File: flow/config.mk
export PLATFORM = sky130hd
export DESIGN_NAME = mul
export DESIGN_NICKNAME = mul
export VERILOG_FILES = /design/flow/design.v
export SDC_FILE = /design/flow/constraint.sdc
export NUM_CORES = 4
export LEC_CHECK = 0
export CAP_MARGIN = 20
export CELL_PAD_IN_SITES_GLOBAL_PLACEMENT = 2
export CORE_MARGIN = 2
export CORE_UTILIZATION = 68
export GPL_TIMING_DRIVEN = 0
export PLACE_DENSITY_LB_ADDON = 0.07
export SETUP_SLACK_MARGIN = 0.38
export SLEW_MARGIN = 20
File: flow/constraint.sdc
create_clock -name core_clock -period 10.0 [get_ports {clk}]
set_input_delay 2.0000 -clock core_clock [delete_from_list [all_inputs] [get_ports {clk}]]
set_output_delay 2.0000 -clock core_clock [all_outputs]
set_load 0.01 [all_outputs]
File: flow/design.v
module adder(
    input [2:0] data,
    output cout,
    output s
);
assign s = data[2] ^ data[1] ^ data[0];
assign cout = data[2] & data[1] | (data[0] & (data[2] ^ data[1]));
endmodule
module BoothBase
(
    input neg,  
    input pos,  
    input neg2, 
    input pos2, 
    input [1:0] x,  
    output p
);
assign p = (neg&~x[1]) | (neg2&~x[0]) | (pos&x[1]) | (pos2&x[0]);
endmodule
module BoothSelectSignal
(
    input [2:0] y,  
    output neg,  
    output pos,  
    output neg2, 
    output pos2  
);
assign neg = (y[2]&~y[1]&y[0]) | (y[2]&y[1]&~y[0]);
assign pos = (~y[2]&~y[1]&y[0]) | (~y[2]&y[1]&~y[0]);
assign neg2 = y[2]&~y[1]&~y[0];
assign pos2 = ~y[2]&y[1]&y[0];
endmodule
module BoothInterBase
(
    input [2:0] y,  
    input [63:0] x,
    output [63:0] p,
    output c  
);
wire neg,pos,neg2,pos2;
BoothSelectSignal u_BoothSelectSignal(
    .y(y),
    .neg(neg),
    .pos(pos),
    .neg2(neg2),
    .pos2(pos2)
);
BoothBase u_BoothBase(
    .neg(neg),
    .pos(pos),
    .neg2(neg2),
    .pos2(pos2),
    .x({x[0],1'b0}),
    .p(p[0])
);
generate
    genvar i;
    for(i=1;i<64;i=i+1) begin
        BoothBase us_BoothBase(
            .neg(neg),
            .pos(pos),
            .neg2(neg2),
            .pos2(pos2),
            .x(x[i:i-1]),
            .p(p[i])
        );
    end
endgenerate
assign c = neg || neg2;
endmodule
module wallace17
(
    input [16:0] in_data,
    input [13:0] cin,
    output [13:0] cout,
    output c,s
);
wire [4:0] first_s;
adder first1 (.data(in_data[04:02]), .cout(cout[0]), .s(first_s[0]));
adder first2 (.data(in_data[07:05]), .cout(cout[1]), .s(first_s[1]));
adder first3 (.data(in_data[10:08]), .cout(cout[2]), .s(first_s[2]));
adder first4 (.data(in_data[13:11]), .cout(cout[3]), .s(first_s[3]));
adder first5 (.data(in_data[16:14]), .cout(cout[4]), .s(first_s[4]));
wire [3:0] second_s;
adder second1 (.data(cin[2:0]                   ), .cout(cout[5]), .s(second_s[0]));
adder second2 (.data({in_data[0],cin[4:3]}      ), .cout(cout[6]), .s(second_s[1]));
adder second3 (.data({first_s[1:0],in_data[1]}  ), .cout(cout[7]), .s(second_s[2]));
adder second4 (.data(first_s[4:2]               ), .cout(cout[8]), .s(second_s[3]));
wire [1:0] third_s;
adder third1 (.data({second_s[0],cin[6:5]} ), .cout(cout[09]), .s(third_s[0]));
adder third2 (.data(second_s[3:1]          ), .cout(cout[10]), .s(third_s[1]));
wire [1:0] fourth_s;
adder fourth1 (.data(cin[9:7]               ), .cout(cout[11]), .s(fourth_s[0]));
adder fourth2 (.data({third_s[1:0],cin[10]} ), .cout(cout[12]), .s(fourth_s[1]));
wire fifth_s;
adder fifth1 (.data({fourth_s[1:0],cin[11]}), .cout(cout[13]), .s(fifth_s));
adder sixth1 (.data({fifth_s,cin[13:12]}), .cout(c), .s(s));
endmodule
module mul
(
    input rst,
    input clk,
    input sign,
    input [31:0] x,
    input [31:0] y,
    output [63:0] result
);
wire [63:0] ex_x;
wire [33:0] ex_y;
assign ex_x = sign ? {{32{x[31]}},x} : {32'b0,x};
assign ex_y = sign ? {{2{y[31]}},y} : {2'b0,y};
wire [16:0] carry;
wire [63:0] part_res [16:0];
BoothInterBase ufirst_BoothInterBase(
        .y({ex_y[1:0],1'b0}), 
        .x(ex_x), 
        .p(part_res[0]), 
        .c(carry[0])
    );
generate
    genvar i;
    for(i=2;i<=32;i=i+2) begin
        BoothInterBase ui_BoothInterBase(
            .y(ex_y[i+1:i-1]),
            .x(ex_x<<i),
            .p(part_res[i>>1]),
            .c(carry[i>>1])
        );
    end
endgenerate
reg [16:0] carry_stage;
reg [16:0] part_res_stage [63:0];
integer m,n;
always @(posedge clk or posedge rst) begin
    if(rst) begin
        carry_stage <= 17'b0;
        for(m=0;m<64;m=m+1) begin
            part_res_stage [m] <= 17'b0;
        end
    end
    else begin
        carry_stage <= carry;
        for(m=0;m<64;m=m+1) begin
            for(n=0;n<17;n=n+1) begin
                part_res_stage[m][n] <= part_res[n][m];
            end
        end
    end
end
wire [13:0] wallace_carry [64:0];
wire [63:0] c_res,s_res;
wallace17 ufirst_wallace17(
        .in_data(part_res_stage[0]), 
        .cin(carry_stage[13:0]), 
        .cout(wallace_carry[1]),
        .c(c_res[0]),
        .s(s_res[0])
    );
generate
    genvar k;
    for(k=1;k<64;k=k+1) begin
        wallace17 ufirst_wallace17(
            .in_data(part_res_stage[k]), 
            .cin(wallace_carry[k]), 
            .cout(wallace_carry[k+1]),
            .c(c_res[k]),
            .s(s_res[k])
        );
    end
endgenerate
assign result = s_res + {c_res[62:0],carry_stage[14]} + carry_stage[15];
endmodule
File: flow/run.sh
#!/bin/bash
# the make line also repeats each setting of config.mk as NAME=value (left out here)
make -C /OpenROAD-flow-scripts/flow DESIGN_CONFIG=/design/flow/config.mk WORK_HOME=/design/flow/orfs CLKGATE_MAP_FILE= finish
==> results.txt, run 1 <==
Physical implementation status

Sorting the synthesis cell report by count puts at the top sky130_fd_sc_hd__inv_1. The synthesized netlist devotes 31.6% of its cell area to adder and majority cells. According to the logs, the last stage reached was 3_1_place_gp_skip_io. The run stopped with a tool error. Per the OpenROAD floorplan log, the area of the core is 0.0758 sq mm. The cell-mix breakdown from Yosys lists the XOR/XNOR area share as 9.92%.

Looking at the cell usage after synthesis, the top flip-flop cell is sky130_fd_sc_hd__dfrtp_1. After synthesis, the design contains 5,165 cells according to Yosys. The net count entering floorplan stands at 6,076. The commonest cells after synthesis are 1,090 x sky130_fd_sc_hd__inv_1, 782 x sky130_fd_sc_hd__fa_1, 593 x sky130_fd_sc_hd__dfrtp_1, 537 x sky130_fd_sc_hd__xor2_1, 505 x sky130_fd_sc_hd__o21ai_0. The synthesis-stage register bit count stands at 593. The height of the die stands at 281 microns. Before any placement, the netlist area is recorded as 0.0521 sq mm. The synthesis log from Yosys contains 3 warnings. Grouping non-sequential cells by family puts the most area in adder cells. The initial utilization of the core area, before any placement, comes to 68.7%. Sequential elements use 28.5% of the synthesized area. The synthesized netlist devotes 3.78% of its cell area to simple gates. The area share of and-or/or-and cells after synthesis stands at 15.1%. The share of synthesized area spent on multiplexers stands at 0.0192%. The die area stands at 0.0788 sq mm. Yosys reported that registers with async set or reset make up 100%. The first error in the log reads "[ERROR FLW-0024] Place density exceeds 1.0 (current PLACE_DENSITY_LB_ADDON =  0.07). Please check if the value of  PLACE_DENSITY_LB_ADDON is between 0 and 0.99". Looking at area per cell type in the netlist, the leader is sky130_fd_sc_hd__fa_1.

The yosys synthesis chip area stands at 0.0521 sq mm. The die is 281 microns wide. The mean instance size in the synthesized netlist stands at 10.1 sq um. After synthesis, the cell types taking the most area are sky130_fd_sc_hd__fa_1 30%, sky130_fd_sc_hd__dfrtp_1 28%, sky130_fd_sc_hd__xor2_1 9.0%. The number of standard-cell rows in the floorplan stands at 101.

The area fraction of the dominant cell type after synthesis stands at 30.1%. Synthesis handed over a netlist of 5,165 instances. The number of different library cells used by synthesis comes to 75.

In this run, synthesis inferred 0 flip-flops with an integrated enable.
==> run 2: changes to the inputs <==
- CAP_MARGIN: 20 -> 0
- CELL_PAD_IN_SITES_GLOBAL_PLACEMENT: 2 -> not set
- CORE_ASPECT_RATIO: not set -> 0.89
- CORE_UTILIZATION: 68 -> 72
- CTS_CLUSTER_SIZE: not set -> 37
- GPL_TIMING_DRIVEN: 0 -> not set
- HOLD_SLACK_MARGIN: not set -> 0.3
- MAX_ROUTING_LAYER: not set -> met4
- PLACE_DENSITY_LB_ADDON: 0.07 -> not set
- SETUP_SLACK_MARGIN: 0.38 -> 1.36
- clock period: 10.0 -> 8.34 ns (I/O delays scaled with it)
==> run 2 against run 1 <==
Compared with the run above: the layout now fails its checks (negative setup slack); area after synthesis unchanged; synthesized cell count unchanged; die area decreased by 5.5%.
==> results.txt, run 2 <==
Implementation progress

At the end of the flow, the number of nets in the layout was 6,253. The worst path setup slack after routing stands at -0.934 ns. The deepest level of the CTS H-tree stands at 3. After Yosys synthesis, and, or, nand and nor cells account for 3.78% of the synthesized area.

Walking the critical path from launch to capture passes 34 cell instances. The flow ran to the end, but the layout failed its checks. The floorplan step set the die width to 289 microns. The largest single stage delay on the critical path is 0.58 ns. Yosys attributes the largest share of cell area to sky130_fd_sc_hd__fa_1 30%, sky130_fd_sc_hd__dfrtp_1 28%, sky130_fd_sc_hd__xor2_1 9.0%. The worst setup path is launched from a flip-flop. The height of the die stands at 258 microns. Of all cell types, the one taking the most synthesized area is sky130_fd_sc_hd__fa_1. The count of flip-flops with a built-in enable after synthesis stands at 0. The number of slew-limit violations in the final report stands at 0.

TritonCTS built the clock tree. The routed wire length stands at 179,000 microns. The total routing usage reported by global routing stands at 49.9%.

The critical path contains buffers and inverters numbering 20 combined. The first routing iteration left 5,733 violations. Per the post-synthesis report, the nets total 6,076.

The synthesized instance count stands at 5,165. The floorplan step defined a core boundary enclosing 0.0720 sq mm. Once synthesis finished, the tally of register bits stood at 593. The number of different library cells used by synthesis comes to 75.

The total cell area at the placement stage stands at 0.0561 sq mm. In this run the deepest clock path goes through 3 buffers. The type recorded for the worst min-delay path is in -> async.

The first-pass GRT wire length stands at 261,000 microns. A synthesized cell averages 10.1 sq um. The die area stands at 0.0745 sq mm. For this run, the number of standard cells in the final layout without fillers is 6,344.

Looking at the critical path, the single cell with the biggest stage delay is sky130_fd_sc_hd__fa_1. The critical path in this run is classified as reg -> out. After global routing the overflow that remains totals 0. In this build the clock could be raised as far as 108 MHz. The stat command in Yosys gives a chip area of 0.0521 sq mm. Sorting the synthesized cells by how often they occur yields 1,090 x sky130_fd_sc_hd__inv_1, 782 x sky130_fd_sc_hd__fa_1, 593 x sky130_fd_sc_hd__dfrtp_1, 537 x sky130_fd_sc_hd__xor2_1, 505 x sky130_fd_sc_hd__o21ai_0.

The port buffer count stands at 130. The number of warning messages in the yosys log stands at 3. The total number of vias stands at 40.9k. The data arrival time of the critical path stands at 7.61 ns. According to the CTS report, the clock sink count is 593. In this run the clock root is driven by a sky130_fd_sc_hd__clkbuf_16.

The number of global-route vias before repair stands at 41.5k. The relative max-transition margin stands at 20.1%. The cell that appears most often on the critical path is sky130_fd_sc_hd__buf_6. Endpoints failing hold in the final report were tallied at 0.

After routing the design area is 0.0598 sq mm. The cell total in the yosys stat output stands at 5,165. The worst endpoint required time stands at 6.67 ns.

The synthesized design devotes to its leading area cell type 30.1% of total area. The slew at the pin with the worst max-slew slack stands at 1.20 ns. The synthesized netlist occupies a cell area of 0.0521 sq mm. STA classifies the critical path endpoint as an output port.

In this run the worst setup path begins at part_res_stage[25][13]. The worst hold margin stands at 1.56 ns. The synthesis run identifies the leading combinational cell family as adder cells. The post-placement worst setup slack stands at -0.566 ns. The detailed-route vias per instance stands at 6.45. The area share of and-or/or-and cells after synthesis stands at 15.1%. From the final report, the count of setup violators was given as 53. The layout-stage area growth over the synthesis result stands at 14.9%. For this run, asynchronously set or reset flops after synthesis account for 100%. Per the detail_route report, routed wire per instance is 28.2 microns. The post-route antenna net violation count stands at 0.

The post-synthesis adder-cell area fraction stands at 31.6%. The kind of cell with the highest combined delay along the critical path is adder cells. RePlAce ended its routability-driven mode at a weighted congestion of 1.02. According to the dpl log, the detail-placed design has an HPWL of 119,000 microns. The floorplan step records an initial core utilization of 72.3%. The number of search-and-repair iterations in the first detailed-routing pass stands at 7.

The share of synthesized area spent on multiplexers stands at 0.0192%. The reported max-cap violation count stands at 0. The pin count of the biggest net entering global routing stands at 171. The smallest clock period supported by the final layout is computed as 9.27 ns. The post-detailed-route DRC marker count stands at 0. The layout checks failed on negative setup slack.

In this run the worst setup path terminates at result[25]. The part of the Yosys area used for sequential elements stands at 28.5%. The CTS report gives the tree buffer count as 67.

131 I/O pins were placed. In the final layout, the fill cell count is 4,193. Across all stage logs, warnings added up to 37. The post-CTS hold buffer count recorded in the log is 0. The report shows a maximum critical-path fanout of 7.

The number of standard-cell rows in the floorplan stands at 93. sky130_fd_sc_hd__inv_1 is the most common cell in the netlist.

The final timing summary puts the cycle share of the worst path at 111%. Setup repair after global routing could not meet its margin everywhere. Post-synth the commonest register cell is sky130_fd_sc_hd__dfrtp_1.

The area fraction in xor and xnor cells stands at 9.92%. The number of antenna violations at the first check in global routing stands at 4. Including well taps, the total number of placed cells is 6,151. The registers of the reported paths see a clock transition of 0.06 ns.
run 2: what timing repair did:
action,CTS,global route
setup buffers,37,32
resized,342,125
pin swaps,82,95
endpoints found under the setup margin,64,64
gates cloned,1,0
run 2: layout make-up:
type / count / area, sq um / area share (%)
clock inverter: 29 / 413 / 0.690
multi-input combinational: 3060 / 33000 / 55.2
timing repair buffer: 529 / 4380 / 7.32
inverter: 1091 / 4110 / 6.87
antenna: 4 / 10.0 / 0.0167
sequential: 593 / 14800 / 24.8
tap: 950 / 1190 / 1.99
clock buffer: 88 / 1870 / 3.12
run 2: per-layer routing:
metal	wire, microns	track usage [%]	vias to the layer above
met5	0	-	-
met4	7620	16.1	0
met3	32700	26.0	570
met2	74700	65.9	3364
met1	64000	66.6	20500
li1	-	-	16500
run 2: stage by stage:
step           utilization [%]  TNS (ns)
3_3_place_gp              77.8     -3.30
2_1_floorplan                -   -838.10
5_1_grt                   83.1    -35.92
3_5_place_dp              77.9     -4.87
4_1_cts                   81.9    -19.35
6_report                  83.1    -27.53
==> run 3: changes to the inputs <==
- ABC_AREA: not set -> 1
- CAP_MARGIN: 0 -> 20
- CORE_ASPECT_RATIO: 0.89 -> not set
- CORE_UTILIZATION: 72 -> 52
- CTS_CLUSTER_SIZE: 37 -> 99
- HOLD_SLACK_MARGIN: 0.3 -> not set
- MAX_ROUTING_LAYER: met4 -> not set
- SETUP_SLACK_MARGIN: 1.36 -> not set
- clock period: 8.34 -> 6.01 ns (I/O delays scaled with it)
==> run 3 against run 2 <==
Compared with the run above: still fails the layout checks on negative setup slack; critical endpoint is now result[57]; core utilization decreased by 20 points; non-clock buffer count increased by 57; final area increased by 6.6%; via count increased by 14%; setup slack got worse by 0.62 ns; cell count increased by 27%; die area increased by 41%; clock-buffer cell count increased by 15; flip-flop count unchanged.
==> results.txt, run 3 <==
Implementation progress

The run finished, with violations left. The checks that failed: negative setup slack. The number of global-route vias before repair stands at 47.1k. In this run the worst setup path terminates at result[57].

The number of warning messages in the yosys log stands at 3. The width of the chip stands at 324 microns. The total number of vias stands at 46.7k. Counting every net in the synthesized netlist gives 7,329. The worst setup path is captured at an output port.

For reference, simple AND, OR, NAND and NOR cells occupy 18.2% of the area reported after synthesis. Of the combinational cells, the family taking the most area is adder cells. Global routing finished with a remaining overflow of 0. By instance count, the cell type seen most on the critical path is sky130_fd_sc_hd__fa_1. CTS built an H-tree with a depth of 3. The report shows a maximum critical-path fanout of 8. The most critical min-delay path falls under in -> async.

The routed wire length stands at 218,000 microns. STA classifies the critical path startpoint as a flip-flop. The slowest stage of the critical path is the sky130_fd_sc_hd__fa_2 cell. The relative max-transition margin stands at 20.0%. The number of buffers and inverters on the critical path is 10. The area of the core stands at 0.102 sq mm. The number of hold-repair buffers added at the cts stage stands at 0. Clock tree synthesis selected as its root buffer the cell sky130_fd_sc_hd__clkbuf_16.

Per Yosys stat, the portion of area used by sequential elements is 27.8%. Among cell families on the critical path, the largest total delay comes from adder cells. According to the finish report, the design has a final net count of 7,565.

The most common cell in the synthesized netlist is sky130_fd_sc_hd__nand2_1. The area fraction in xor and xnor cells stands at 0.607%. The total cell area at the placement stage stands at 0.0590 sq mm. Across all setup checks in the final design, the least slack found is -1.56 ns. The synthesis-stage register bit count stands at 593. After synthesis, the most frequently instantiated cells are 2,030 x sky130_fd_sc_hd__nand2_1, 1,423 x sky130_fd_sc_hd__inv_1, 782 x sky130_fd_sc_hd__fa_1, 593 x sky130_fd_sc_hd__dfrtp_1, 438 x sky130_fd_sc_hd__o2111ai_1. Once layout is done, the placed cells without fillers occupy 0.0638 sq mm. The netlist uses 43 different library cells. The final timing report counts setup violations totalling 64.

The I/O pin count stands at 131. The post-synthesis adder-cell area fraction stands at 30.8%. Setup repair after global routing could not meet its margin everywhere. Detailed placement finished with a half-perimeter wire length of 154,000 microns.

After synthesis the cells add up to 0.0534 sq mm. Tracing the worst setup path back leads to its startpoint at part_res_stage[25][13]. Entering global routing, the biggest net connects 141 pins. After synthesis, the largest area contributor takes up 29.3% of total cell area.

Among all flip-flop cells after synthesis, the most frequent one is sky130_fd_sc_hd__dfrtp_1. The number of standard-cell rows in the floorplan stands at 117. The initial utilization of the core area, before any placement, comes to 52.5%. The share of synthesized area spent on multiplexers stands at 0%.

The first global-routing pass estimated 320,000 microns of wire. The final critical delay including setup and external delays stands at 7.57 ns. The final critical-path share of the clock period stands at 126%. The clock edge transition at the registers on the reported setup and hold paths stands at 0.06 ns. The number of clock sinks seen by CTS stands at 593. After technology mapping, the gate count stands at 6,418.

The async set-reset flop share out of synthesis stands at 100%. The first routing iteration left 5,183 violations. For this run, design rule violations remaining after detail routing come to 0. The required time at the worst endpoint is listed as 4.81 ns. The yosys synthesis chip area stands at 0.0534 sq mm. The largest buffer count on any clock path stands at 3. The reported max-cap violation count stands at 0.

The warning total across the stage logs stands at 38. The routed design shows a wire length per standard cell of 27.0 microns. The number of antenna violations at the first check in global routing was 9. The data arrival time of the critical path stands at 6.37 ns. The cell total in the yosys stat output stands at 6,418. The global placement routability congestion stands at 0.969.

A synthesized cell averages 8.32 sq um. The height of the die stands at 324 microns. The top achievable clock speed stands at 132 MHz. Counting flops with a built-in enable in the synthesized netlist gives 0. Once detail routing completed, the nets flagged for antenna violations numbered 0. The layout-stage area growth over the synthesis result stands at 19.4%. The total clock buffers created by CTS stands at 70. The critical path depth stands at 27.

The cell type that accounts for the most area after synthesis is sky130_fd_sc_hd__fa_1. As logged by OpenROAD, the buffers inserted on ports number 130. The number of endpoints with negative hold slack in the final report stands at 0. The die area stands at 0.105 sq mm. The number of slew-limit violations in the final report stands at 0.

On the worst path, the slowest cell contributes a delay of 0.59 ns. The first detailed-routing pass took 6 iterations. Sorting the synthesized cells by area gives the leading types as sky130_fd_sc_hd__fa_1 29%, sky130_fd_sc_hd__dfrtp_1 28%, sky130_fd_sc_hd__nand2_1 14%. In this run, the synthesized area fraction spent on AND-OR/OR-AND gates is recorded as 9.49%.

Using the TritonRoute via totals, the vias-per-cell ratio works out to 5.78. The total routing usage reported by global routing stands at 41.6%. TritonCTS built the clock tree. In the setup report, the worst path falls into the class reg -> out. The pin closest to its max-slew limit shows a slew of 1.20 ns.
[run 3: repair_timing]
action,CTS,global route
gates resized,606,224
setup endpoints to repair,64,64
pin swaps,135,87
cloned,0,0
setup buffers,36,29
[run 3: cell type report]
cell class                      instances  area, sq um
Antenna cell                            3         7.51
Sequential cell                       593        14800
Timing Repair Buffer                  586         5080
Inverter                             1436         5430
Clock inverter                         21          208
Fill cell                            8690        38000
Multi-Input combinational cell       3967        34400
Clock buffer                          103         2130
Tap cell                             1368         1710
[run 3: layer usage]
layer,track usage [%],up-vias,share of wire [%]
met4,18.5,10,5.2
met2,60.1,3058,42
met5,0,-,0.034
met1,57.3,23100,40
met3,14.0,615,13
li1,-,19900,-
[run 3: stage by stage]
stage	setup TNS [ns]	utilization (%)	hold WS, ns	instances	setup slack (ns)
2_1_floorplan	-1986.60	-	1.29	6418	-3.28
3_3_place_gp	-74.76	58.0	1.70	7895	-1.43
3_5_place_dp	-78.06	58.0	1.71	7895	-1.50
4_1_cts	-88.41	61.7	1.04	8053	-1.59
5_1_grt	-98.86	62.7	1.08	8074	-1.75
6_report	-85.75	62.7	1.05	8077	-1.56
==> run 4: changes to the inputs <==
- ABC_AREA: 1 -> not set
- CORE_UTILIZATION: 52 -> 60
- CTS_CLUSTER_DIAMETER: not set -> 28
- CTS_CLUSTER_SIZE: 99 -> 41
- SETUP_SLACK_MARGIN: not set -> 1.6
- clock period: 6.01 -> 6.71 ns (I/O delays scaled with it)
==> run 4 against run 3 <==
Compared with the run above: first-iteration DRC count decreased by 13%; critical endpoint is now result[53]; flip-flop count unchanged; via count fell by 13%; highest routed layer unchanged; still fails the layout checks on negative setup slack.
==> results.txt, run 4 <==
Implementation progress

The number of search-and-repair iterations in the first detailed-routing pass stands at 6. In the synthesized netlist, mux cells make up 0.0192% of the area. TritonCTS built the clock tree. The number of nets in the final layout stands at 6,442. The share of the core area taken by cells at floorplan is 60.3%. In this run the biggest area consumer among cell types represents 30.1% of the synthesized area. The total routing usage reported by global routing stands at 42.4%. The OpenROAD report gives the critical path a data arrival time of 7.62 ns.

The total number of vias stands at 40.5k. In this run, distinct cell masters in the synthesized netlist total 75. Counting pins that exceed their max-slew limit in the final report gives 0.

The number of global-route vias before repair is 42.3k. STA classifies the critical path endpoint as an output port.

According to the floorplan report, the total die area is 0.0892 sq mm. The kind of cell with the highest combined delay along the critical path is adder cells. Dividing the synthesized area by the synthesized cell count gives 10.1 sq um. The number of nets in the synthesized netlist is 6,076. The synthesized instance count stands at 5,165. The number of cells on the worst hold path stands at 2. The per-cell routed wire length stands at 27.3 microns. Per STA, the startpoint of the critical path is part_res_stage[23][12]. Per STA, the highest per-stage delay on the worst path measures 0.60 ns. The async set-reset flop share out of synthesis stands at 100%. The relative max-transition margin stands at 18.3%. The warning total across the stage logs stands at 43.

The part of the Yosys area used for sequential elements stands at 28.5%. The top fanout value on the critical path stands at 5. Once detailed placement completed, the half-perimeter wirelength came to 124,000 microns.

Counting endpoints that fail hold in the final report gives 0. Wires add up to 186,000 microns. According to the floorplan report, the placeable core area is 0.0863 sq mm. The buffer and inverter count on the worst path stands at 12. The total clock buffers created by CTS stands at 162. CTS reports a maximum clock tree buffer depth of 3. The die is 299 microns tall. The synthesized netlist occupies a cell area of 0.0521 sq mm.

The worst setup path is launched from a flip-flop. For reference, the top logic cell family by area is adder cells. The global placement routability congestion stands at 0.949. The slew at the pin with the worst max-slew slack stands at 1.22 ns.

Summed over all failing endpoints, the final setup total negative slack is -108.30 ns. In this run the maximum-capacitance check reported violations numbering 0. Sorting the synthesis cell report by count puts at the top sky130_fd_sc_hd__inv_1. For reference, compound AND-OR and OR-AND cells occupy 15.1% of the area reported after synthesis. The final critical-path share of the clock period stands at 134%. Per the Yosys statistics, synthesis produced 5,165 cells. The area recorded from the Yosys report for this design is 0.0521 sq mm.

The count of placed standard cells in the final layout, fillers left out stands at 6,823. The worst endpoint required time stands at 5.37 ns. The type recorded for the worst min-delay path is in -> reg.

The detailed router's first-iteration violation count stands at 4,488. The cell count after placement stands at 6,449.

131 I/O pins were placed. Setup repair after global routing could not meet its margin everywhere. The synthesized design contains 0 enable-type register cells.

For hold timing, the worst endpoint is part_res_stage[5][3]. Summed over all layers, the global routing overflow is 0.

The report lists the violated layout checks as negative setup slack. The post-detailed-route DRC marker count stands at 0.

The detailed-route vias per instance stands at 5.94. The first-pass GRT wire length stands at 275,000 microns. The worst hold path begins at y[5]. The cell sitting at the root of the clock tree is a sky130_fd_sc_hd__clkbuf_16. The critical path ends at result[53]. The port buffer count stands at 130. Looking at the setup timing report, the critical path kind is reg -> out. Per STA, the library cell used most along the worst path is sky130_fd_sc_hd__buf_6. For this run, the number of Yosys warnings is 3. The width of the chip stands at 299 microns. From the final report, the count of setup violators was given as 63. Looking at area per cell type in the netlist, the leader is sky130_fd_sc_hd__fa_1. The post-synthesis adder-cell area fraction stands at 31.6%.

In this run, synthesis produced a sequential element count of 593. The number of antenna violations at the first check in global routing is 5. The number of clock sinks came to 593. Entering global routing, the biggest net connects 162 pins. The timing report gives the clock slew at the launch and capture registers of the worst setup and hold paths as 0.04 ns. Among all flip-flop cells after synthesis, the most frequent one is sky130_fd_sc_hd__dfrtp_1. The simple logic cell fraction of the synthesized area stands at 3.78%.

In the synthesized netlist, the cells that appear most often are 1,090 x sky130_fd_sc_hd__inv_1, 782 x sky130_fd_sc_hd__fa_1, 593 x sky130_fd_sc_hd__dfrtp_1, 537 x sky130_fd_sc_hd__xor2_1, 505 x sky130_fd_sc_hd__o21ai_0. The post-route antenna net violation count stands at 0. The deepest level of the CTS H-tree stands at 4. Looking at the critical path, the single cell with the biggest stage delay is sky130_fd_sc_hd__fa_2. In this run the layout overhead on the synthesized area is reported as 23.6%. The number of standard-cell rows in the floorplan stands at 108. After layout, the minimum clock period comes to 8.96 ns. The worst path setup slack after routing stands at -2.25 ns. The flow reports an fmax of 112 MHz. The area fraction in xor and xnor cells stands at 9.92%. The run finished, with violations left. The critical path runs through a total of 28 cells. The synthesis report lists the most area-consuming cells as sky130_fd_sc_hd__fa_1 30%, sky130_fd_sc_hd__dfrtp_1 28%, sky130_fd_sc_hd__xor2_1 9.0%.
==> run 4: repair_timing <==
item	in CTS	in global routing
resized	371	97
hold buffers	0	0
setup endpoints to repair	64	64
setup buffers	41	27
cloned	1	0
pin swaps	93	103
==> run 4: through the flow <==
stage | hold slack [ns] | cell area [sq um] | utilization, % | worst slack (ns)
floorplan | 1.43 | 52600 | - | -2.72
global placement | 1.68 | 57100 | 66.1 | -1.96
detailed placement | 1.69 | 57100 | 66.1 | -2.01
CTS | 0.922 | 63600 | 73.7 | -2.29
global route | 0.960 | 64300 | 74.5 | -2.45
finish | 0.941 | 64400 | 74.5 | -2.25
==> run 4: layer usage <==
layer  global-route usage (%)  wire (microns)  vias to the layer above
met1                     58.7           73700                    20800
li1                         -               -                    16900
met5                        0              25                        -
met2                     60.2           79900                     2477
met4                     14.2            6080                        4
met3                     18.3           26400                      403
==> run 4: layout make-up <==
class	count	area (sq um)
tap	1155	1450
clock buffer	222	4640
multi-input combinational	3060	32900
timing repair buffer	623	5150
antenna	2	5.00
sequential	593	14800
fill	6110	22000
clock inverter	77	1220
inverter	1091	4110
==> run 5: changes to the inputs <==
- ABC_AREA: not set -> 1
- CELL_PAD_IN_SITES_GLOBAL_PLACEMENT: not set -> 2
- CORE_ASPECT_RATIO: not set -> 0.92
- CORE_UTILIZATION: 60 -> 68
- CTS_CLUSTER_DIAMETER: 28 -> not set
- CTS_CLUSTER_SIZE: 41 -> 36
- GPL_TIMING_DRIVEN: not set -> 0
- HOLD_SLACK_MARGIN: not set -> 0.06
- PLACE_DENSITY_LB_ADDON: not set -> 0.07
- SETUP_SLACK_MARGIN: 1.6 -> 0.38
- SLEW_MARGIN: 20 -> 15
- TNS_END_PERCENT: not set -> 35
- clock period: 6.71 -> 10.0 ns (I/O delays scaled with it)
==> run 5 against run 4 <==
Compared with the run above: the run now fails in 3_1_place_gp_skip_io; area after synthesis rose by 2.5%; die area decreased by 9.4%; synthesized cell count is 24% higher.
==> results.txt, run 5 <==
Physical implementation status

Per the synth log, the flip-flop and latch total comes to 593. In this run the biggest area consumer among cell types represents 29.3% of the synthesized area. Among the non-sequential cells, adder cells take the most area. The commonest register cell is sky130_fd_sc_hd__dfrtp_1. The synthesized netlist was found by Yosys to have 6,418 cells. The area fraction in xor and xnor cells stands at 0.607%. The number of standard-cell rows in the floorplan stands at 98.

The post-synthesis instance area stands at 0.0534 sq mm. Per the OpenROAD floorplan log, the height of the die is 273 microns. Counting the warning lines in the Yosys log gives 3.

The mean instance size in the synthesized netlist stands at 8.32 sq um. The part of the Yosys area used for sequential elements stands at 27.8%. Of all flip-flops after synthesis, the portion carrying an async set or reset was 100%. The fraction of the core area occupied by cells at floorplan stands at 68.7%. Multiplexer cells account for 0% of the synthesized area. The post-synthesis adder-cell area fraction stands at 30.8%. The width of the chip stands at 296 microns. The net count entering floorplan stands at 7,329. The simple logic cell fraction of the synthesized area stands at 18.2%. The chip occupies 0.0808 sq mm. The run stopped with a tool error. For reference, the top cells by area after synthesis are sky130_fd_sc_hd__fa_1 29%, sky130_fd_sc_hd__dfrtp_1 28%, sky130_fd_sc_hd__nand2_1 14%. The tool reported: "[ERROR FLW-0024] Place density exceeds 1.0 (current PLACE_DENSITY_LB_ADDON =  0.07). Please check if the value of  PLACE_DENSITY_LB_ADDON is between 0 and 0.99". The yosys synthesis chip area stands at 0.0534 sq mm. Looking at the gate-level netlist, the highest instance count belongs to sky130_fd_sc_hd__nand2_1.

The area of the core stands at 0.0777 sq mm. After technology mapping, the gate count stands at 6,418. Summed over all instances, the cell type with the most area after synthesis is sky130_fd_sc_hd__fa_1.

The number of distinct library cell variants in the gate-level netlist after synthesis stands at 43. The count of flip-flops with a built-in enable after synthesis stands at 0. Yosys reports that the most numerous cell types are 2,030 x sky130_fd_sc_hd__nand2_1, 1,423 x sky130_fd_sc_hd__inv_1, 782 x sky130_fd_sc_hd__fa_1, 593 x sky130_fd_sc_hd__dfrtp_1, 438 x sky130_fd_sc_hd__o2111ai_1. According to the logs, the last stage reached was 3_1_place_gp_skip_io. The area share of and-or/or-and cells after synthesis stands at 9.49%.
==> run 6: changes to the inputs <==
- ABC_AREA: 1 -> not set
- CELL_PAD_IN_SITES_GLOBAL_PLACEMENT: 2 -> not set
- CORE_ASPECT_RATIO: 0.92 -> not set
- CORE_UTILIZATION: 68 -> 61
- CTS_CLUSTER_DIAMETER: not set -> 28
- CTS_CLUSTER_SIZE: 36 -> 44
- GPL_TIMING_DRIVEN: 0 -> not set
- HOLD_SLACK_MARGIN: 0.06 -> not set
- PLACE_DENSITY_LB_ADDON: 0.07 -> not set
- SETUP_SLACK_MARGIN: 0.38 -> 1.6
- SLEW_MARGIN: 15 -> 20
- TNS_END_PERCENT: 35 -> not set
- clock period: 10.0 -> 6.71 ns (I/O delays scaled with it)
==> run 6 against run 5 <==
Compared with the run above: now fails the layout checks on negative setup slack; die area grew 8.6%; synthesized cell count decreased by 20%; area after synthesis fell by 2.5%.
==> results.txt, run 6 <==
Implementation progress

Among the non-sequential cells, adder cells take the most area. STA classifies the critical path startpoint as a flip-flop. After synthesis the cells add up to 0.0521 sq mm.

In the post-route analysis, the smallest setup slack over all paths is -2.26 ns. The OpenROAD report gives the critical path a required time of 5.37 ns. The finished layout reports a core utilization of 74.8%. Counting flops with an async set or reset pin after synthesis yields a share of 100%.

Ranked by total cell area, the synthesized netlist is headed by sky130_fd_sc_hd__fa_1 30%, sky130_fd_sc_hd__dfrtp_1 28%, sky130_fd_sc_hd__xor2_1 9.0%. The total congestion overflow after global routing stands at 0. The detailed placement HPWL stands at 123,000 microns.

In this design, the largest share of critical-path delay is due to adder cells. The routed layout has 40.4k vias.

The global placement routability congestion stands at 0.968. The number of slew-limit violations in the final report stands at 0. The final critical delay including setup and external delays stands at 8.97 ns. According to the timing report, the critical path is launched from part_res_stage[23][12]. Per the finish-stage timing summary, setup violations number 63.

The number of distinct library cell variants in the gate-level netlist after synthesis stands at 75. sky130_fd_sc_hd__fa_1 takes more of the synthesized area than any other cell. For this run, the detailed router's first-pass iteration total came to 7. The data arrival time of the critical path stands at 7.62 ns.

The per-cell routed wire length stands at 26.9 microns. Looking at the clock tree report, the H-tree level count equals 4. The net count after synthesis is 6,076. The worst setup path is captured at an output port. Setup repair after global routing could not meet its margin everywhere.

The number of antenna violations at the first check in global routing is 7. The script reports the combined buffer and inverter count of the critical path as 12. The final instance area stands at 0.0635 sq mm. Per STA, the highest per-stage delay on the worst path measures 0.62 ns. The number of clock buffers added by TritonCTS is 154. Once placement completed, the tool counted placed cells totaling 6,434.

The synthesized instance count stands at 5,165. The stage logs contain a warning count of 43. In this run the worst hold path is classified as in -> async. The routed wire length stands at 182,000 microns. During placement, the flow inserted port buffers numbering 130. In this run the core area contains 107 standard-cell rows. The critical path crosses 27 cells after its start point. Per STA, the endpoint of the critical path is result[53]. The finished layout holds 6,771 standard cells, fillers aside. The post-synthesis adder-cell area fraction stands at 31.6%. The height of the die stands at 296 microns.

Looking at the setup timing report, the critical path kind is reg -> out. The cell total in the yosys stat output stands at 5,165.

CTS saw 593 sinks. Compared with the post-synthesis result, the final layout area differs by 22.0%. The synthesized design devotes to its leading area cell type 30.1% of total area.

The total routing usage reported by global routing stands at 42.5%. The relative max-transition margin stands at 19.6%. The number of hold-repair buffers added at the cts stage stands at 0.

The number of global-route vias before repair stands at 41.3k. The tool flagged a number of max-cap violations equal to 0. The part of the Yosys area used for sequential elements stands at 28.5%. The area share of and-or/or-and cells after synthesis stands at 15.1%. The clock edge transition at the registers on the reported setup and hold paths stands at 0.05 ns. Yosys instantiated no cell more often than sky130_fd_sc_hd__inv_1. The final layout contains 6,406 nets.

The area of the core stands at 0.0849 sq mm. Per the synth log, the flip-flop and latch total comes to 593. The cell that appears most often on the critical path is sky130_fd_sc_hd__fa_1. In the final report, the number of hold violations comes to 0. The most used flip-flop cell after synthesis is sky130_fd_sc_hd__dfrtp_1.

The slew at the pin with the worst max-slew slack stands at 1.20 ns. After synthesis, the share of cell area in mux cells is 0.0192%. After routing, the total negative slack on setup checks comes to -101.82 ns. Dividing the final minimum period by the clock period gives 134%. The run finished, with violations left. The width of the chip stands at 296 microns. In this run the remaining antenna-violating nets after routing total 0. The yosys synthesis chip area stands at 0.0521 sq mm. In this run the clock root is driven by a sky130_fd_sc_hd__clkbuf_16. Yosys reports that the most numerous cell types are 1,090 x sky130_fd_sc_hd__inv_1, 782 x sky130_fd_sc_hd__fa_1, 593 x sky130_fd_sc_hd__dfrtp_1, 537 x sky130_fd_sc_hd__xor2_1, 505 x sky130_fd_sc_hd__o21ai_0. The die area stands at 0.0877 sq mm. The pin count of the biggest net entering global routing stands at 165.

In this run the deepest clock path goes through 3 buffers. The count of flip-flops with a built-in enable after synthesis stands at 0. Yosys printed 3 warnings. The mean instance size in the synthesized netlist stands at 10.1 sq um.

The synthesized netlist devotes 3.78% of its cell area to simple gates. TritonRoute reported its final design rule violation total as 0.

For this configuration, the core starts out at a cell density of 61.3%. The violation tally recorded at the end of detailed-routing iteration 0 is 4,518. The reasons given for failing layout checks are negative setup slack. On the critical path, the stage with the largest delay is an instance of sky130_fd_sc_hd__fa_2. After Yosys synthesis, XOR and XNOR cells account for 9.92% of the synthesized area. In this run the worst path has a maximum fanout of 4. The first-pass GRT wire length stands at 268,000 microns.

The I/O pin count stands at 131. The detailed-route vias per instance stands at 5.96. The highest clock rate this design can be run at is 112 MHz. After detailed placement, the total cell area comes to 0.0571 sq mm. TritonCTS built the clock tree.
## run 6: timing repair
action                                  4_1_cts  5_1_grt
setup buffers                                27       18
gates resized                               325       84
endpoints found under the setup margin       64       64
pin swaps                                    83       51
## run 6: metal layers
layer	share of wire, %	routed length (microns)	vias to the layer above	GRT usage, %
met1	40	72200	20500	59.9
li1	-	-	16800	-
met3	14	26100	452	17.9
met4	3.6	6590	8	15.1
met5	0.074	135	-	0.831
met2	42	76900	2598	59.0
## run 6: area by class of cell
cell class,count,area (sq um)
diodes,3,7.51
clock buffers,200,4240
clock inverters,85,1200
fillers,6186,21400
inverters,1091,4110
multi-input cells,3060,32800
flip-flops and latches,593,14800
well taps,1144,1430
repair buffers,595,4900
## run 6: through the flow
| step | hold WS, ns | setup slack [ns] |
|---|---|---|
| finish | 0.917 | -2.26 |
| global route | 0.933 | -2.45 |
| global placement | 1.67 | -1.77 |
| detailed placement | 1.68 | -1.86 |
| CTS | 0.898 | -2.27 |
| floorplan | 1.43 | -2.72 |
==> run 7: changes to the inputs <==
- ABC_AREA: not set -> 1
- CAP_MARGIN: 20 -> 0
- CORE_ASPECT_RATIO: not set -> 0.9
- CORE_UTILIZATION: 61 -> 72
- CTS_CLUSTER_DIAMETER: 28 -> not set
- CTS_CLUSTER_SIZE: 44 -> 36
- HOLD_SLACK_MARGIN: not set -> 0.27
- MAX_ROUTING_LAYER: not set -> met4
- PLACE_DENSITY_LB_ADDON: not set -> 0.02
- SETUP_SLACK_MARGIN: 1.6 -> 1.62
- clock period: 6.71 -> 5.5 ns (I/O delays scaled with it)
==> run 7 against run 6 <==
Compared with the run above: still fails the layout checks on negative setup slack; area after synthesis increased by 2.5%; cell count increased by 13%; setup slack got worse by 0.092 ns.
==> results.txt, run 7 <==
Implementation progress

The final critical-path share of the clock period stands at 143%. The number of clock sinks seen by CTS stands at 593. TritonCTS built the clock tree. The most frequently used library cell after synthesis is sky130_fd_sc_hd__nand2_1. The layout-stage area growth over the synthesis result stands at 17.5%.

Excluding fillers, the count of instances in the completed layout stands at 7,669. The synthesis-stage register bit count stands at 593. Setup repair after global routing could not meet its margin everywhere. The number of nets in the final layout stands at 7,557. The top fanout value on the critical path stands at 8. For this run, the slowest stage of the critical path takes 0.63 ns.

The max-slew check reports its worst relative slack as 14.2%. The worst setup path is launched from a flip-flop. For this run, the leading register cell type out of synthesis is sky130_fd_sc_hd__dfrtp_1.

Recorded from the global router log, the overflow total was 0. Summed over all layers, the routed wires come to 218,000 microns. The area fraction of the dominant cell type after synthesis stands at 29.3%. Summed over all instances, the cell type with the most area after synthesis is sky130_fd_sc_hd__fa_1. OpenSTA lists the critical path startpoint as part_res_stage[9][5]. The run finished, with violations left. For reference, the critical path is captured by result[30]. Once iteration 0 of detailed routing completed, the report listed 9,767 DRC markers.

The warning total across the stage logs stands at 32. The detailed-route vias per instance stands at 6.75. Looking at the critical path, the single cell with the biggest stage delay is sky130_fd_sc_hd__fa_1. The async set-reset flop share out of synthesis stands at 100%. The commonest cells after synthesis are 2,030 x sky130_fd_sc_hd__nand2_1, 1,423 x sky130_fd_sc_hd__inv_1, 782 x sky130_fd_sc_hd__fa_1, 593 x sky130_fd_sc_hd__dfrtp_1, 438 x sky130_fd_sc_hd__o2111ai_1. The tool flagged a number of max-cap violations equal to 0.

The count of flip-flops with a built-in enable after synthesis stands at 0. Ranked by total cell area, the synthesized netlist is headed by sky130_fd_sc_hd__fa_1 29%, sky130_fd_sc_hd__dfrtp_1 28%, sky130_fd_sc_hd__nand2_1 14%. Dividing the detail-routed wire length by the instance count gives 28.4 microns.

The floorplan step records an initial core utilization of 72.9%. The critical path depth stands at 27. The placement report lists the number of port buffers as 130.

Counting I/O delays and the setup requirement, the final critical path takes 7.85 ns. The part of the Yosys area used for sequential elements stands at 27.8%. In this run, placement finished with an instance count of 7,460. The report lists the violated layout checks as negative setup slack. The post-route antenna net violation count stands at 0. Multiplexer cells account for 0% of the synthesized area. The area fraction in xor and xnor cells stands at 0.607%. The worst setup path is of the reg -> out kind. Before antenna repair, the detailed router went through 22 iterations. The I/O pin count stands at 131.

The clock edge transition at the registers on the reported setup and hold paths stands at 0.06 ns. According to the floorplan report, the die height is 262 microns.

Clock tree synthesis selected as its root buffer the cell sky130_fd_sc_hd__clkbuf_16. The total number of vias stands at 51.8k. The arrival time of data at the worst endpoint is listed as 6.75 ns.

The pin count of the biggest net entering global routing stands at 126. In this design, the critical path's most frequently occurring cell is sky130_fd_sc_hd__fa_1. The largest buffer count on any clock path stands at 3. The simple logic cell fraction of the synthesized area stands at 18.2%. The number of clock buffers added by TritonCTS is 66. Counting pins that exceed their max-slew limit in the final report gives 0.

The first-pass GRT wire length stands at 320,000 microns. The required time at the worst endpoint is listed as 4.40 ns. Summing the areas of all compound-gate instances in the mapped netlist gives 9.49% of the synthesized area. The chip area line in the Yosys stat output reads 0.0534 sq mm. A synthesized cell averages 8.32 sq um. The global placement routability congestion stands at 1.06.

The number of buffers and inverters on the critical path is 11. The number of global-route vias before repair was 52.7k.

Based on the critical path, the design can be clocked at up to 127 MHz. The script parses the final routing iteration and logs DRC violations as 0. Per the OpenROAD floorplan log, the width of the die is 291 microns. The worst path setup slack after routing stands at -2.35 ns. Looking at the max-slew report, the worst-margin pin has a slew of 1.29 ns. STA classifies the critical path endpoint as an output port. The number of warning messages in the yosys log stands at 3. The final layout reports a setup TNS of -136.17 ns.

The number of antenna violations at the first check in global routing is 12. Per the OpenROAD floorplan log, the area of the die is 0.0764 sq mm. For reference, the placement row count at floorplan is 94.

The net count entering floorplan stands at 7,329. The number of distinct library cell variants in the gate-level netlist after synthesis stands at 43. In the synthesized netlist, the number of instances is 6,418. The H-tree was split into 3 levels.

For reference, full adder, half adder and majority cells occupy 30.8% of the area reported after synthesis. For this run, the total global-route usage over all layers was measured as 58.7%. STA reports the tightest min-delay check as being of type in -> async. The cell total in the yosys stat output stands at 6,418.

The post-synthesis instance area stands at 0.0534 sq mm. Counting endpoints that fail hold in the final report gives 0. After synthesis, the largest family of logic cells by area is adder cells. After floorplanning, the core was sized to cover 0.0733 sq mm. The number of failing setup endpoints in the final timing report stands at 64. In this design, the largest share of critical-path delay is due to adder cells. The detailed placement HPWL stands at 146,000 microns.
==> run 7: timing repair <==
action	4_1_cts	5_1_grt
setup buffers	47	30
setup endpoints to repair	64	64
gates cloned	1	0
resized	514	183
pin swaps	127	119
hold buffers	0	0
==> run 7: through the flow <==
step	hold slack [ns]	utilization [%]	setup WS, ns	instance area [sq um]
after global routing	0.966	85.6	-2.42	62700
after CTS	0.906	84.3	-2.13	61800
final	0.914	85.6	-2.35	62800
after detailed placement	1.55	79.7	-2.01	58400
after floorplan	1.19	-	-3.69	54200
after global placement	1.55	79.6	-1.97	58400
==> run 7: metal layers <==
layer | vias up | routed length, microns | track usage [%]
li1 | 19900 | - | -
met1 | 24300 | 68300 | 69.8
met2 | 5589 | 86800 | 78.5
met3 | 1937 | 43200 | 31.9
met4 | 0 | 19700 | 34.1
met5 | - | 0 | -
==> run 7: cell type report <==
cell class	count	area, sq um
diodes	15	37.5
clock buffers	94	1930
clock inverters	22	259
fillers	3919	10500
inverters	1436	5420
multi-input cells	3967	33900
flip-flops and latches	593	14800
well taps	960	1200
repair buffers	582	5130
==> run 8: changes to the inputs <==
- CAP_MARGIN: 0 -> 20
- CORE_ASPECT_RATIO: 0.9 -> not set
- CTS_CLUSTER_SIZE: 36 -> 55
- HOLD_SLACK_MARGIN: 0.27 -> 0.29
- MAX_ROUTING_LAYER: met4 -> not set
- PLACE_DENSITY_LB_ADDON: 0.02 -> 0.11
- SETUP_SLACK_MARGIN: 1.62 -> 2.4
- clock period: 5.5 -> 8.26 ns (I/O delays scaled with it)
==> run 8 against run 7 <==
Compared with the run above: still fails the layout checks on negative setup slack; critical path type unchanged; hold slack better by 0.64 ns.
==> results.txt, run 8 <==
Implementation progress

The deepest level of the CTS H-tree stands at 3. The clock edge transition at the registers on the reported setup and hold paths stands at 0.06 ns. The area of the core stands at 0.0732 sq mm. The first global-routing pass estimated 319,000 microns of wire.

The buffer and inverter count on the worst path stands at 8. TritonCTS built the clock tree. Among all stages on the critical path, the largest delay is contributed by sky130_fd_sc_hd__fa_1. The async set-reset flop share out of synthesis stands at 100%. The number of global-route vias before repair stands at 52.7k. The post-detailed-route DRC marker count stands at 0. The kind of cell with the highest combined delay along the critical path is adder cells. Per the OpenROAD floorplan log, the height of the die is 276 microns. The number of placed instances, taps included, is 7,253. The most numerous cell type found on the critical path is sky130_fd_sc_hd__fa_1. The final critical-path share of the clock period stands at 111%.

Summing the areas of all fa, ha and maj instances in the mapped netlist gives 30.8% of the synthesized area. The capture point of the critical path was reported as result[22].

The die area stands at 0.0764 sq mm. Yosys shows that the main logic family after synthesis is adder cells. The OpenROAD report gives the critical path a required time of 6.61 ns. The total cell area at the placement stage stands at 0.0566 sq mm. Relative to the synthesized area, the layout overhead comes to 16.8%.

The number of standard-cell rows in the floorplan stands at 99. The simple logic cell fraction of the synthesized area stands at 18.2%. Setup repair after global routing could not meet its margin everywhere.

Looking at the clock tree report, the root buffer type is sky130_fd_sc_hd__clkbuf_16. The top achievable clock speed stands at 109 MHz. The width of the chip stands at 276 microns. The finished layout holds 7,542 standard cells, fillers aside. Synthesis produced a netlist with a net count of 7,329. The total congestion overflow after global routing stands at 0.

Of the post-synthesis cell area, the part taken by muxes is 0%. The critical path runs through a total of 22 cells. Before placement the cells fill 72.9% of the core.

The launch point of the critical path was reported as part_res_stage[23][12]. A synthesized cell averages 8.32 sq um.

In this run the count of I/O pins placed on the die edge is 131. The synthesis-stage register bit count stands at 593. The largest total area in the synthesized netlist belongs to sky130_fd_sc_hd__fa_1. The run finished, with violations left. The worst path setup slack after routing stands at -0.919 ns. Buffers inserted during clock tree synthesis total 68.

Note that the worst hold path type here is in -> async. The final weighted congestion recorded by global placement is 1.05.

The final timing report derives a shortest allowable period of 9.18 ns. The cell count after synthesis came out at 6,418. The largest buffer count on any clock path stands at 3. According to the finish report, the design has a final net count of 7,423. The total number of vias stands at 52.8k. The detailed router's first-iteration violation count stands at 10.7k. For the pin with the worst max-slew slack, the measured transition is 1.31 ns. By area the synthesized netlist is led by sky130_fd_sc_hd__fa_1 29%, sky130_fd_sc_hd__dfrtp_1 28%, sky130_fd_sc_hd__nand2_1 14%. The script logs the mean routed wire length per placed instance as 30.7 microns. Per STA, the worst path is made up of inv_4 > fa_1 > inv_1 > buf_12 > fa_1 > inv_1 > fa_1 > inv_1 > fa_1 > fa_1 > fa_1 > ha_4 > buf_4 > nand3_4 > nand3_4 > nand2_4 > nand2_4 > buf_4 > nand3_4 > nand3_4 > xor2_4 > buf_6. The total routing usage reported by global routing stands at 56.9%. The commonest register cell is sky130_fd_sc_hd__dfrtp_1. Per the placement log, port buffering inserted 130 buffers. The relative max-transition margin stands at 12.3%. The number of failing setup endpoints in the final timing report stands at 61.

The area fraction of the dominant cell type after synthesis stands at 29.3%. The count of flip-flops with a built-in enable after synthesis stands at 0. Adding up every negative setup slack in the final design gives -37.90 ns.

The chip area line in the Yosys stat output reads 0.0534 sq mm. STA classifies the critical path endpoint as an output port. The data arrival time of the critical path stands at 7.53 ns. The reported max-cap violation count stands at 0. Per the post-route antenna check, the number of violating nets is 0. In the post-route report, total wirelength is listed as 232,000 microns. For reference, the final report shows the hold violation count at 0. Entering global routing, the biggest net connects 155 pins. The warning total across the stage logs stands at 46. The number of antenna violations at the first check in global routing is 28. Detailed placement finished with a half-perimeter wire length of 143,000 microns. In the setup report, the worst path falls into the class reg -> out. Per the synthesis report, the number of distinct cell types is 43. The reasons given for failing layout checks are negative setup slack. The number of slew-limit violations in the final report stands at 0.

The cell total in the yosys stat output stands at 6,418. The post-synthesis instance area stands at 0.0534 sq mm. STA classifies the critical path startpoint as a flip-flop. Among all cell types in the netlist, the one instantiated most often is sky130_fd_sc_hd__nand2_1. Max fanout on the critical path was recorded as 15. Using the TritonRoute via totals, the vias-per-cell ratio works out to 7.00. Ranked by instance count, the synthesized netlist is headed by 2,030 x sky130_fd_sc_hd__nand2_1, 1,423 x sky130_fd_sc_hd__inv_1, 782 x sky130_fd_sc_hd__fa_1, 593 x sky130_fd_sc_hd__dfrtp_1, 438 x sky130_fd_sc_hd__o2111ai_1. The number of hold buffers added after CTS was 0. During synthesis, Yosys emitted a total of 3 warnings. The part of the Yosys area used for sequential elements stands at 27.8%.

The area share of and-or/or-and cells after synthesis stands at 9.49%. Once layout is done, the placed cells without fillers occupy 0.0623 sq mm. The area fraction in xor and xnor cells stands at 0.607%.

The number of search-and-repair iterations in the first detailed-routing pass stands at 15. The largest incremental delay on the critical path stands at 1.07 ns. The number of clock sinks seen by CTS stands at 593.
## run 8: timing repair
| item | in CTS | in global routing |
|---|---|---|
| buffers inserted | 77 | 70 |
| pin swaps | 141 | 122 |
| setup endpoints to repair | 64 | 64 |
| resized | 510 | 330 |
## run 8: area by class of cell
class / count / area (sq um)
repair buffers: 446 / 3990
flip-flops and latches: 593 / 14800
inverters: 1436 / 5460
clock buffers: 101 / 2050
clock inverters: 20 / 267
fillers: 3911 / 10900
well taps: 959 / 1200
multi-input cells: 3967 / 34500
diodes: 20 / 50.0
## run 8: layer usage
| layer | GRT usage [%] | part of all wire [%] | up-vias |
|---|---|---|---|
| li1 | - | - | 19700 |
| met1 | 67.5 | 29 | 24600 |
| met2 | 78.4 | 39 | 6100 |
| met3 | 32.8 | 21 | 2366 |
| met4 | 37.9 | 11 | 38 |
| met5 | 1.25 | 0.40 | - |
## run 8: stage by stage
stage / hold slack, ns / setup slack (ns) / util (%)
after global routing: 1.62 / -0.834 / 85.1
after CTS: 1.56 / 0.105 / 83.0
after floorplan: 1.74 / -1.48 / -
after detailed placement: 2.21 / 0.0965 / 77.4
final: 1.55 / -0.919 / 85.2
after global placement: 2.20 / 0.237 / 77.3
==> run 9: changes to the inputs <==
- ABC_AREA: 1 -> not set
- CORE_UTILIZATION: 72 -> 40
- CTS_CLUSTER_SIZE: 55 -> not set
- HOLD_SLACK_MARGIN: 0.29 -> not set
- PLACE_DENSITY_LB_ADDON: 0.11 -> not set
- SETUP_SLACK_MARGIN: 2.4 -> not set
- clock period: 8.26 -> 14.7 ns (I/O delays scaled with it)
==> run 9 against run 8 <==
Compared with the run above: via count decreased by 28%; final area down 8.2%; critical path type unchanged; critical endpoint is now result[59]; the run now finishes clean; hold slack improved by 1.3 ns.
==> results.txt, run 9 <==
Implementation progress

The chip area line in the Yosys stat output reads 0.0521 sq mm. Looking at the clock tree report, the H-tree level count equals 3. The die area stands at 0.133 sq mm. Of the available clock period, the critical path in the final layout requires 87.7%. The number of antenna violations at the first check in global routing stands at 7. The total clock buffers created by CTS stands at 76. The main area contributors are sky130_fd_sc_hd__fa_1 30%, sky130_fd_sc_hd__dfrtp_1 28%, sky130_fd_sc_hd__xor2_1 9.0%.

In the setup report, the worst path falls into the class reg -> out. The cell family contributing the most delay on the critical path is adder cells. TritonCTS built the clock tree. Post-synth the commonest register cell is sky130_fd_sc_hd__dfrtp_1. Setup total negative slack on the finished layout was measured at 0 ns. The detailed router's first-iteration violation count stands at 3,742. The port buffer count stands at 130.

The routed design could run at a clock period as short as 12.90 ns. In the routed layout, each cell is associated on average with a via count of 5.55. Along the critical path, the tally of buffer and inverter instances is 8.

Yosys reports that the most numerous cell types are 1,090 x sky130_fd_sc_hd__inv_1, 782 x sky130_fd_sc_hd__fa_1, 593 x sky130_fd_sc_hd__dfrtp_1, 537 x sky130_fd_sc_hd__xor2_1, 505 x sky130_fd_sc_hd__o21ai_0. The largest total area in the synthesized netlist belongs to sky130_fd_sc_hd__fa_1.

The post-CTS resize count stands at 0. Pins over their slew limit in the final report were tallied at 0.

The number of global-route vias before repair came to 39.2k.

Per the post-route antenna check, the number of violating nets is 0. In the post-synthesis netlist, the cell with the most instances is sky130_fd_sc_hd__inv_1. The synthesis stat section lists a flop and latch total of 593. The min-delay analysis places its worst path in the category in -> reg. The height of the die stands at 365 microns. Of the post-synthesis cell area, the part taken by muxes is 0.0192%. The clock edge transition at the registers on the reported setup and hold paths stands at 0.06 ns. The per-cell routed wire length stands at 26.5 microns. The count of flip-flops with a built-in enable after synthesis stands at 0.

The first-pass GRT wire length stands at 268,000 microns. The synthesized netlist was found by Yosys to have 5,165 cells.

The number of distinct library cell variants in the gate-level netlist after synthesis stands at 75. Hold analysis lists the worst path endpoint as part_res_stage[63][13]. The worst path setup slack after routing stands at 1.80 ns. The detailed router reported a total wirelength of 181,000 microns. The top fanout value on the critical path stands at 15. The fraction of the core area occupied by cells at floorplan stands at 40.3%. Before CTS, the worst setup slack after placement is 2.72 ns. The synthesized netlist devotes 3.78% of its cell area to simple gates. Synthesis produced 5,165 cells.

Per STA, the startpoint of the critical path is part_res_stage[25][13]. CTS placed an instance of sky130_fd_sc_hd__clkbuf_16 at the clock tree root. The total congestion overflow after global routing stands at 0.

Per the OpenROAD timing report, the critical path contains 25 cells. The layout-stage area growth over the synthesis result stands at 9.94%. The async set-reset flop share out of synthesis stands at 100%. The run finished with no timing, DRC or antenna violations.

Derived from the worst setup path, the maximum achievable clock frequency is 77.5 MHz. The width of the chip stands at 365 microns. By instance count, the cell type seen most on the critical path is sky130_fd_sc_hd__fa_1. The post-detailed-route DRC marker count stands at 0. After synthesis, the largest family of logic cells by area is adder cells. The report gives the cell count of the worst hold path as 3.

The total area inside the core boundary comes to 0.129 sq mm. Across all checked pins, the minimum headroom to the slew limit is 19.4%. The worst setup path is launched from a flip-flop.

For this design, the slowest cell found on the critical path is sky130_fd_sc_hd__fa_1. Per the hold report, the tightest min-delay path originates at y[27]. The number of search-and-repair iterations in the first detailed-routing pass stands at 6.

The cell-mix breakdown from Yosys lists the adder-cell area share as 31.6%. Summing over the stages, the warning tally comes to 29.

The I/O pin count stands at 131. The total number of vias stands at 37.9k. For reference, the critical path is captured by result[59]. In this run, the synthesized area fraction spent on xor and xnor cells is recorded as 9.92%. The worst setup path is captured at an output port. The net count entering floorplan stands at 6,076. Before any placement, the netlist area is recorded as 0.0521 sq mm. The part of the Yosys area used for sequential elements stands at 28.5%. The number of maximum-capacitance violations recorded for the run is 0.

The pin count of the biggest net entering global routing stands at 166. Global routing used 27.8% of the available tracks. The timing report gives the biggest stage delay along the critical path as 0.84 ns. The number of hold-repair buffers added at the cts stage stands at 0. The cell-mix breakdown from Yosys lists the compound-gate area share as 15.1%. The number of nets in the final layout stands at 5,948. The number of standard-cell rows in the floorplan stands at 132. For the worst setup path, the data arrival time is 9.96 ns. The largest buffer count on any clock path stands at 3.

The worst endpoint required time stands at 11.76 ns. The transition time recorded at the tightest slew-check pin is 1.21 ns. After clock tree synthesis, the setup repair step added 0 buffers. Detailed placement finished with a half-perimeter wire length of 120,000 microns. The final hold violation count recorded for this run is 0. The synthesis report lists the Yosys warning total as 3.

The mean instance size in the synthesized netlist stands at 10.1 sq um. The number of clock sinks seen by CTS stands at 593. Summed over its instances, the top area cell type makes up 30.1% of the synthesized netlist area. Setup repair after global routing left no endpoint under its margin. The number of failing setup endpoints in the final timing report stands at 0.

The placement summary gives the final routability congestion estimate as 0.899.
[run 9: layout make-up]
class,count,area (sq um)
Clock buffer,112,2240
Fill cell,12200,72100
Inverter,1091,4100
Sequential cell,593,14800
Antenna cell,2,5.00
Multi-Input combinational cell,3060,31700
Tap cell,1742,2180
Clock inverter,24,402
Timing Repair Buffer,215,1800
[run 9: metal layers]
layer  track usage (%)  up-vias  share of wire, %
li1                  -    15900                 -
met3              6.77      458               9.5
met1              35.6    19700                39
met5                 0        -             0.028
met4              14.1        8               5.7
met2              43.8     1920                46
[run 9: stage by stage]
stage	std cells	instance area, sq um	util, %	hold slack [ns]
after detailed placement	6700	54600	42.2	3.53
after floorplan	5165	52100	-	3.03
final	6839	57200	44.3	2.86
after CTS	6836	57200	44.2	2.82
after global placement	6698	54500	42.2	3.51
after global routing	6838	57200	44.3	2.89
